Setup of job 4086:
==> flow/design.v <==
`timescale 1ns / 1ps
module accelerator (
    input  wire clk,
    input  wire rst_n,
    input  wire in_valid,
    input  wire [31:0] in_data,
    output wire in_ready,
    output wire out_valid,
    output wire [31:0] out_data,
    input  wire out_ready
);
parameter MAX_SHAPES = 8;
parameter MAX_REGION_W = 64;
parameter MAX_REGION_H = 64;
parameter MAX_SHAPE_CELLS = 16;
function integer clog2;
    input integer value;
    integer v;
    begin
        v = value - 1;
        for (clog2 = 0; v > 0; clog2 = clog2 + 1)
            v = v >> 1;
    end
endfunction
localparam integer SHAPE_IDX_W = clog2(MAX_SHAPES + 1);
localparam ST_IDLE        = 3'd0;
localparam ST_LOAD_SHAPES = 3'd1;
localparam ST_LOAD_REGION = 3'd2;
localparam ST_OUTPUT      = 3'd3;
reg [2:0] state;
reg [15:0] num_shapes;
reg [15:0] num_regions;
reg [15:0] regions_seen;
reg [31:0] regions_that_fit;
reg [7:0] shape_num_cells [0:MAX_SHAPES-1];
reg [SHAPE_IDX_W-1:0] shape_idx;
reg [1:0] shape_substate;  
reg [7:0] cells_remaining;
reg [15:0] region_w;
reg [15:0] region_h;
reg [7:0] region_q [0:MAX_SHAPES-1];
reg [1:0] region_substate;  
integer i;
wire accept = in_valid && in_ready;
wire shape_loading_done = (shape_idx >= num_shapes);
wire region_loading_done = (regions_seen >= num_regions);
assign in_ready =
    (state == ST_IDLE)        ? 1'b1 :
    (state == ST_LOAD_SHAPES) ? !shape_loading_done :
    (state == ST_LOAD_REGION) ? !region_loading_done :
    1'b0;  
assign out_valid = (state == ST_OUTPUT);
assign out_data  = regions_that_fit;
always @(posedge clk) begin
    if (!rst_n) begin
        state <= ST_IDLE;
        num_shapes <= 16'd0;
        num_regions <= 16'd0;
        regions_seen <= 16'd0;
        regions_that_fit <= 32'd0;
        shape_idx <= {SHAPE_IDX_W{1'b0}};
        shape_substate <= 2'd0;
        cells_remaining <= 8'd0;
        region_substate <= 2'd0;
        region_w <= 16'd0;
        region_h <= 16'd0;
        for (i = 0; i < MAX_SHAPES; i = i + 1) begin
            shape_num_cells[i] <= 8'd0;
            region_q[i] <= 8'd0;
        end
    end else begin
        case (state)
            ST_IDLE: begin
                if (accept) begin
                    num_shapes <= (in_data[15:0] > MAX_SHAPES) ? MAX_SHAPES : in_data[15:0];
                    num_regions <= in_data[31:16];
                    regions_seen <= 16'd0;
                    regions_that_fit <= 32'd0;
                    shape_idx <= {SHAPE_IDX_W{1'b0}};
                    shape_substate <= 2'd0;
                    cells_remaining <= 8'd0;
                    region_substate <= 2'd0;
                    state <= ST_LOAD_SHAPES;
                end
            end
            ST_LOAD_SHAPES: begin
                if (shape_idx >= num_shapes) begin
                    region_substate <= 2'd0;
                    state <= ST_LOAD_REGION;
                end else if (accept) begin
                    case (shape_substate)
                        2'd0: begin
                            shape_num_cells[shape_idx] <= in_data[23:16];
                            cells_remaining <= in_data[23:16];
                            if (in_data[23:16] == 0) begin
                                shape_idx <= shape_idx + 1'b1;
                                shape_substate <= 2'd0;
                            end else begin
                                shape_substate <= 2'd1;
                            end
                        end
                        2'd1: begin
                            if (cells_remaining <= 8'd4) begin
                                cells_remaining <= 8'd0;
                                shape_idx <= shape_idx + 1'b1;
                                shape_substate <= 2'd0;
                            end else begin
                                cells_remaining <= cells_remaining - 8'd4;
                                shape_substate <= 2'd1;
                            end
                        end
                        default: shape_substate <= 2'd0;
                    endcase
                end
            end
            ST_LOAD_REGION: begin
                if (regions_seen >= num_regions) begin
                    state <= ST_OUTPUT;
                end else if (accept) begin
                    case (region_substate)
                        2'd0: begin
                            region_w <= in_data[15:0];
                            region_h <= in_data[31:16];
                            for (i = 0; i < MAX_SHAPES; i = i + 1) begin
                                region_q[i] <= 8'd0;
                            end
                            region_substate <= 2'd1;
                        end
                        2'd1: begin
                            region_q[0] <= in_data[7:0];
                            if (MAX_SHAPES > 1) region_q[1] <= in_data[15:8];
                            if (MAX_SHAPES > 2) region_q[2] <= in_data[23:16];
                            if (MAX_SHAPES > 3) region_q[3] <= in_data[31:24];
                            region_substate <= 2'd2;
                        end
                        2'd2: begin
                            if (MAX_SHAPES > 4) region_q[4] <= in_data[7:0];
                            if (MAX_SHAPES > 5) region_q[5] <= in_data[15:8];
                            if (MAX_SHAPES > 6) region_q[6] <= in_data[23:16];
                            if (MAX_SHAPES > 7) region_q[7] <= in_data[31:24];
                            begin : area_calc_block
                                reg [31:0] ra;
                                reg [31:0] ta;
                                integer k;
                                ra = region_w * region_h;
                                ta = 32'd0;
                                for (k = 0; (k < MAX_SHAPES) && (k < 4); k = k + 1) begin
                                    ta = ta + (shape_num_cells[k] * region_q[k]);
                                end
                                if (MAX_SHAPES > 4) ta = ta + (shape_num_cells[4] * in_data[7:0]);
                                if (MAX_SHAPES > 5) ta = ta + (shape_num_cells[5] * in_data[15:8]);
                                if (MAX_SHAPES > 6) ta = ta + (shape_num_cells[6] * in_data[23:16]);
                                if (MAX_SHAPES > 7) ta = ta + (shape_num_cells[7] * in_data[31:24]);
                                if (ta <= ra) begin
                                    regions_that_fit <= regions_that_fit + 1'b1;
                                end
                            end
                            regions_seen <= regions_seen + 1'b1;
                            region_substate <= 2'd0;
                        end
                        default: region_substate <= 2'd0;
                    endcase
                end
            end
            ST_OUTPUT: begin
                if (out_valid && out_ready) begin
                    state <= ST_IDLE;
                end
            end
            default: state <= ST_IDLE;
        endcase
    end
end
endmodule
`timescale 1ns / 1ps
module day12_top #(
    parameter MAX_REGION_W = 64,
    parameter MAX_REGION_H = 64
) (
    input  wire clk,
    input  wire rst_n,
    input  wire in_valid,
    input  wire [31:0] in_data,
    output wire in_ready,
    output wire out_valid,
    output wire [31:0] out_data,
    input  wire out_ready
);
accelerator #(
    .MAX_REGION_W(MAX_REGION_W),
    .MAX_REGION_H(MAX_REGION_H)
) accel (
    .clk(clk),
    .rst_n(rst_n),
    .in_valid(in_valid),
    .in_data(in_data),
    .in_ready(in_ready),
    .out_valid(out_valid),
    .out_data(out_data),
    .out_ready(out_ready)
);
endmodule
clock: 16.8 ns
lec_check: 0
abc_area: 1
cap_margin: 20
cell_pad_in_sites_global_placement: 1
core_margin: 7
core_utilization: 40
gpl_routability_driven: 0
gpl_timing_driven: 1
min_routing_layer: met1
setup_slack_margin: -0.31
slew_margin: 25
run.sh (not shown) runs the stock make flow with config.mk's settings and CLKGATE_MAP_FILE=.
The inputs of job 2623 differ from those of job 4086 as listed below.
- a change of CORE_UTILIZATION from 40 to 72
- a deleted MIN_ROUTING_LAYER that had been met1
- a change of SLEW_MARGIN from 25 to 20
- a change of CORE_MARGIN from 7 to 2
- a deleted CELL_PAD_IN_SITES_GLOBAL_PLACEMENT that had been 1
- a deleted GPL_ROUTABILITY_DRIVEN that had been 0
- a deleted SETUP_SLACK_MARGIN that had been -0.31
- a deleted GPL_TIMING_DRIVEN that had been 1
- a change of the clock period (ns, I/O delays scaled along) from 16.8 to 11.5
## What came out
In job 2623 the implementation ran to completion but is not tape-out ready, as the final checks report setup timing.
Startpoint of the most critical setup path = in_data[4]: job 2623; startpoint of the most critical setup path = in_data[3]: job 4086
Job 4086 ended up with met4 as its highest signal layer in the routed design; job 2623 ended up with met5.
Diff job 4086 -> job 2623: largest clock skew in the final design went down, clock network fraction of total power went down, per-cell via count in the routed design went up.
Looking at critical path endpoint, the accel.regions_that_fit[27] result is from job 4086; the accel.regions_that_fit[8] one comes from job 2623.
Final area, job 2623 vs job 4086: up by a few percent
For job 6563, these inputs were changed with respect to job 2623:
- SETUP_SLACK_MARGIN: unset -> 2.03
- CORE_ASPECT_RATIO: unset -> 0.5
- PLACE_DENSITY_LB_ADDON: unset -> 0.19
- CTS_CLUSTER_SIZE: unset -> 13
- CTS_CLUSTER_DIAMETER: unset -> 373
- the clock period (ns, I/O delays scaled along): 11.5 -> 7.85
--- outcome ---
What the final checks of job 6563 revealed, after a flow that finished every stage, was a layout that fails on setup timing. Of job 6563 and job 2623, the higher relative area change from synthesis to final layout belongs to job 6563. Job 6563 vs. job 2623: actual slew at the worst max-slew pin went up by 190 ps. Higher final worst-path cycle share was reported by job 6563, not job 2623. Wire length of the first global-routing pass: job 6563 vs job 2623 up about 11%. Via count, job 6563 vs job 2623: up by a little under 10%.
Edits applied to the flow inputs when going from job 6563 to job 4973:
- SETUP_SLACK_MARGIN removed (was 2.03)
- CTS_CLUSTER_DIAMETER changed from 373 to 331
- PLACE_DENSITY_LB_ADDON changed from 0.19 to 0.17
- CORE_ASPECT_RATIO removed (was 0.5)
### Flow results
- The layout filler cell count of job 4973 exceeds that of job 6563 by about 5%.
- Reported clock group power for job 4973 is lower than for job 6563.
- Of job 4973 and job 6563, none finishes clean.
- What the final checks of job 4973 revealed, after a flow that finished every stage, was a layout that fails on setup timing.
- Power (lower): job 4973
- Cell area after synthesis: job 4973 vs job 6563 identical
- Going from job 6563 to job 4973, overall via count from detail_route went down; global-route usage over all layers went down.
- On clock share of power, job 6563 tracks job 4973 almost exactly.
- Going from job 6563 to job 4973, clock insertion delay at the later pin of the skew report decreased 20 ps; critical path depth increased 6; final area decreased 340 um2.
> inputs changed (job 4973 -> job 7595)
- CTS_CLUSTER_SIZE no longer set, was 13
- CTS_CLUSTER_DIAMETER no longer set, was 331
- ABC_AREA no longer set, was 1
- PLACE_DENSITY_LB_ADDON no longer set, was 0.17
- CORE_UTILIZATION now 40, was 72
- the clock period (ns, I/O delays scaled along) now 14.5, was 7.85
Findings:
- Of the two values seen for destination of the critical timing path, accel.regions_that_fit[1] was produced by job 4973 and accel.regions_that_fit[24] by job 7595.
- Instance area after placement in job 7595 is 9.1% lower than in job 4973
- Job 7595 reports a higher synthesized-area fraction occupied by ao, oa, aoi and oai cells than job 4973 does.
- Per the final summary, job 7595 finished and its layout is clean on timing, DRC and antenna.
- The number of standard cells after synthesis reported for job 7595 is smaller than that of job 4973 by 21%.
- When the final numbers for job 7595 and job 4973 were put side by side, the via count normalized by instance count turned out to be smaller in job 7595.
- Job 7595 vs job 4973: multi-input combinational cell count down by more than 10%
- Taking job 4973 as 1.0, job 7595 lands at 0.79 on post-layout net count.
- Job 7595 vs job 4973 — power dropped 0.0073 W.
- Changes observed in job 7595 relative to job 4973: final period utilization decreased 53 points; final area shrank by 8.8%.


// day12_top: RTL as listed in full above, without the edits since
Settings: LEC_CHECK=0, ABC_AREA=1, CAP_MARGIN=20, CORE_ASPECT_RATIO=0.5, CORE_MARGIN=2, CORE_UTILIZATION=72, CTS_CLUSTER_DIAMETER=216, CTS_CLUSTER_SIZE=13, GPL_ROUTABILITY_DRIVEN=1, MAX_ROUTING_LAYER=met4, PLACE_DENSITY_LB_ADDON=0.12, SETUP_SLACK_MARGIN=2.43, SLEW_MARGIN=20; clock period 8.34 ns.
The first run reached the layout checks and failed them: negative setup slack.
Then changed:
- CORE_ASPECT_RATIO: 0.5 -> default
- CTS_CLUSTER_DIAMETER: 216 -> default
- CTS_CLUSTER_SIZE: 13 -> default
- GPL_ROUTABILITY_DRIVEN: 1 -> default
- MAX_ROUTING_LAYER: met4 -> default
- PLACE_DENSITY_LB_ADDON: 0.12 -> 0.2
- SETUP_SLACK_MARGIN: 2.43 -> 2.87
- clock period: 8.34 -> 9.97 ns (I/O delays scaled with it)
Effect: The new run finished with negative setup slack left; cell count is lower by 1.0%; total power is lower by 16%; die area is about the same; routed wire length is lower by 4.8%; design area is lower by 1.1%; critical path depth is higher by 6.
Then changed:
- ABC_AREA: 1 -> default
- CORE_UTILIZATION: 72 -> 40
- PLACE_DENSITY_LB_ADDON: 0.2 -> default
- SETUP_SLACK_MARGIN: 2.87 -> default
- clock period: 9.97 -> 20.6 ns (I/O delays scaled with it)
After rerunning: This time the run passed the timing, DRC and antenna checks. Sequential share of layout area goes up by 1.3 points. Total power falls by 66%. Design area went down by about 10%. Synthesized area falls by about 5%. Worst hold slack improves by 0.0082 ns. Global-route usage drops by 18 points.
Then changed:
- ABC_AREA: default -> 1
- CORE_MARGIN: 2 -> 9
- CORE_UTILIZATION: 40 -> 57
- SLEW_MARGIN: 20 -> 35
- TNS_END_PERCENT: default -> 80
- clock period: 20.6 -> 14.5 ns (I/O delays scaled with it)
Sequential share of layout area is lower by 0.40 points.
Non-clock buffer count is higher by 8.
Design area is higher by about 3.3%.
Core utilization is higher by 18 points.
Die size is lower by about 18%.
Power is higher by 51%.
Via count is higher by about 14%.
Global-route usage is higher by 6.2 points.
Combinational power is higher by 55%.
First-iteration DRC count is higher by about 15%.
Clock power is higher by about 40%.
Then changed:
- CELL_PAD_IN_SITES_GLOBAL_PLACEMENT: default -> 0
- CORE_ASPECT_RATIO: default -> 1.53
- CTS_CLUSTER_SIZE: default -> 69
- GPL_TIMING_DRIVEN: default -> 0
- HOLD_SLACK_MARGIN: default -> -0.07
- MAX_ROUTING_LAYER: default -> met4
- PLACE_DENSITY: default -> 0.64
- TNS_END_PERCENT: 80 -> 35
- clock period: 14.5 -> 18.7 ns (I/O delays scaled with it)
=> The changed run passed the timing, DRC and antenna checks. Routed wire length went up by 12%. Setup slack improves by 1.6 ns. First-iteration DRC count drops by 2.3%.


RTL: the design.v shown in full above, as it stands there.
Settings: LEC_CHECK=0, ABC_AREA=1, CAP_MARGIN=20, CELL_PAD_IN_SITES_GLOBAL_PLACEMENT=1, CORE_MARGIN=7, CORE_UTILIZATION=40, CTS_CLUSTER_SIZE=33, GPL_ROUTABILITY_DRIVEN=1, GPL_TIMING_DRIVEN=0, MIN_ROUTING_LAYER=met1, SETUP_SLACK_MARGIN=-0.31, SLEW_MARGIN=25; clock period 16.8 ns.
The first run produced a clean layout.
Rerun with:
- ABC_AREA: 1 -> not set
- CELL_PAD_IN_SITES_GLOBAL_PLACEMENT: 1 -> not set
- CORE_MARGIN: 7 -> 2
- CTS_CLUSTER_SIZE: 33 -> not set
- GPL_ROUTABILITY_DRIVEN: 1 -> not set
- GPL_TIMING_DRIVEN: 0 -> not set
- MIN_ROUTING_LAYER: met1 -> not set
- SETUP_SLACK_MARGIN: -0.31 -> not set
- SLEW_MARGIN: 25 -> 20
- clock period: 16.8 -> 14.1 ns (I/O delays scaled with it)
Effect: Combinational power increases by 43%. Setup slack got worse by 0.98 ns. Power rises by 38%. Via count fell by 10%. Wire length falls by 19%. Clock skew grows by 0.015 ns. Synthesized cell count goes down by 21%. Global-route usage fell by 1.8 points. Final area drops by 1.9%.
Rerun with:
- CORE_UTILIZATION: 40 -> 31
- clock period: 14.1 -> 17.0 ns (I/O delays scaled with it)
- final cell count goes up by 3.9%
- first-iteration DRC count goes up by 1.0%
- critical path depth goes down by 5
- worst setup slack improved by 0.53 ns
- wire length goes down by 1.0%
- count of clock-buffer cells in the layout goes down by 1
Rerun with:
- CORE_UTILIZATION: 31 -> 58
- clock period: 17.0 -> 14.1 ns (I/O delays scaled with it)
Result:
- wire length shrinks by 1.7%
- clock-buffer cell count shrinks by 5
- worst setup slack gets worse by 0.40 ns
- clock power grows by 13%
- cell count shrinks by 10%
- combinational power grows by 61%
- power grows by 49%
- non-clock buffer count grows by 159
- via count grows by 2.9%
- critical path depth grows by 2
Rerun with:
- CORE_UTILIZATION: 58 -> 65
- clock period: 14.1 -> 12.1 ns (I/O delays scaled with it)
What happened: Now the flow ran to the end with violations: negative setup slack; sequential cell count stays the same; clock power came out higher by 6.8%; count of clock-buffer cells in the layout came out lower by 10; final cell count came out lower by 0.80%.


red:
Starts from the design.v that is shown in full above.
export LEC_CHECK = 0
export ABC_AREA = 1
export CAP_MARGIN = 20
export CORE_ASPECT_RATIO = 0.88
export CORE_MARGIN = 2
export CORE_UTILIZATION = 72
export CTS_CLUSTER_DIAMETER = 331
export CTS_CLUSTER_SIZE = 13
export PLACE_DENSITY_LB_ADDON = 0.17
export SETUP_SLACK_MARGIN = 0.86
export SLEW_MARGIN = 20
create_clock -name core_clock -period 7.85 [get_ports {clk}]
Final checks on red, whose flow otherwise completed, came back failing, citing negative setup slack.
What blue does differently from red at the input level:
- CTS_CLUSTER_DIAMETER no longer set, was 331
- SETUP_SLACK_MARGIN no longer set, was 0.86
- PLACE_DENSITY now 0.79, previously not set
- CTS_CLUSTER_SIZE now 87, was 13
- SLEW_MARGIN now 30, was 20
- PLACE_DENSITY_LB_ADDON no longer set, was 0.17
- CORE_ASPECT_RATIO no longer set, was 0.88
- HOLD_SLACK_MARGIN now -0.06, previously not set
- ABC_AREA no longer set, was 1
- the clock period (ns, I/O delays scaled along) now 8.99, was 7.85
Findings:
- blue -> stages 100% | layout checks FAIL | negative setup slack
- Every stage of red finished as expected; the final checks, on the other hand, flagged negative setup slack, which means the layout fails.
- blue against red: non-clock buffer count shrank by 13%, data required time of the worst path grew by 1.24 ns, first-iteration DRC count shrank by about 34%, power shrank by about 17%.
- Going from red to blue, the critical path depth was found to have gone down by 7.
- Relative to red, blue improves cell-internal power.
- red → blue: worst hold slack went up 0.0051 ns; number of distinct library cells after synthesis went up 34.
> inputs changed (blue -> green)
- SLEW_MARGIN: 30 -> 20
- CTS_CLUSTER_DIAMETER: unset -> 309
- HOLD_SLACK_MARGIN: -0.06 -> unset
- CTS_CLUSTER_SIZE: 87 -> unset
- PLACE_DENSITY: 0.79 -> 0.36
- the clock period (ns, I/O delays scaled along): 8.99 -> 15.5
[summary]
- Although it ran to completion, blue produced a layout that fails the final checks because of negative setup slack.
- In summary, green completed successfully, with a layout that passed the timing, DRC and antenna checks.
- Going from blue to green, multi-input logic cell count shows no meaningful change; routed wire length now sits lower; share of the core filled with cells shows a reduction of 7.9 points; global-route usage decreased by 3.7 points relative to the old numbers.
- green: transition time of the tightest slew-check pin is 0.13 ns higher than what blue reported.
- Number of standard cells in the final layout excluding fillers was lower in green than in blue.
- In the tables for green and blue, detailed placement HPWL reads higher with blue.
- blue has a higher critical path depth than green.
Edits applied to the flow inputs when going from green to orange:
- SLEW_MARGIN: 20 -> 30
- HOLD_SLACK_MARGIN: unset -> -0.06
- PLACE_DENSITY_LB_ADDON: unset -> 0.12
- CTS_CLUSTER_SIZE: unset -> 87
- CTS_CLUSTER_DIAMETER: 309 -> unset
- SETUP_SLACK_MARGIN: unset -> 2.65
- PLACE_DENSITY: 0.36 -> unset
- the clock period (ns, I/O delays scaled along): 15.5 -> 8.99
### Flow results
Against green, number of buffers inserted during clock tree synthesis in orange fell by a few percent. On biggest cell delay along the critical path: orange sits below green. Diff green..orange | number of instances in the synthesized netlist | unchanged. On hold slack, green tracks orange almost exactly. green → orange: post-layout worst setup margin has decreased; non-clock buffer count has increased; post-CTS setup-driven buffer insertion count has increased. Compared with green, orange shows critical path data required time lower by 6.51 ns. On post-route cell area, orange does worse than green. orange -> stages 100% | layout checks FAIL | negative setup slack.
Power is estimated from default activity; no workload was simulated.
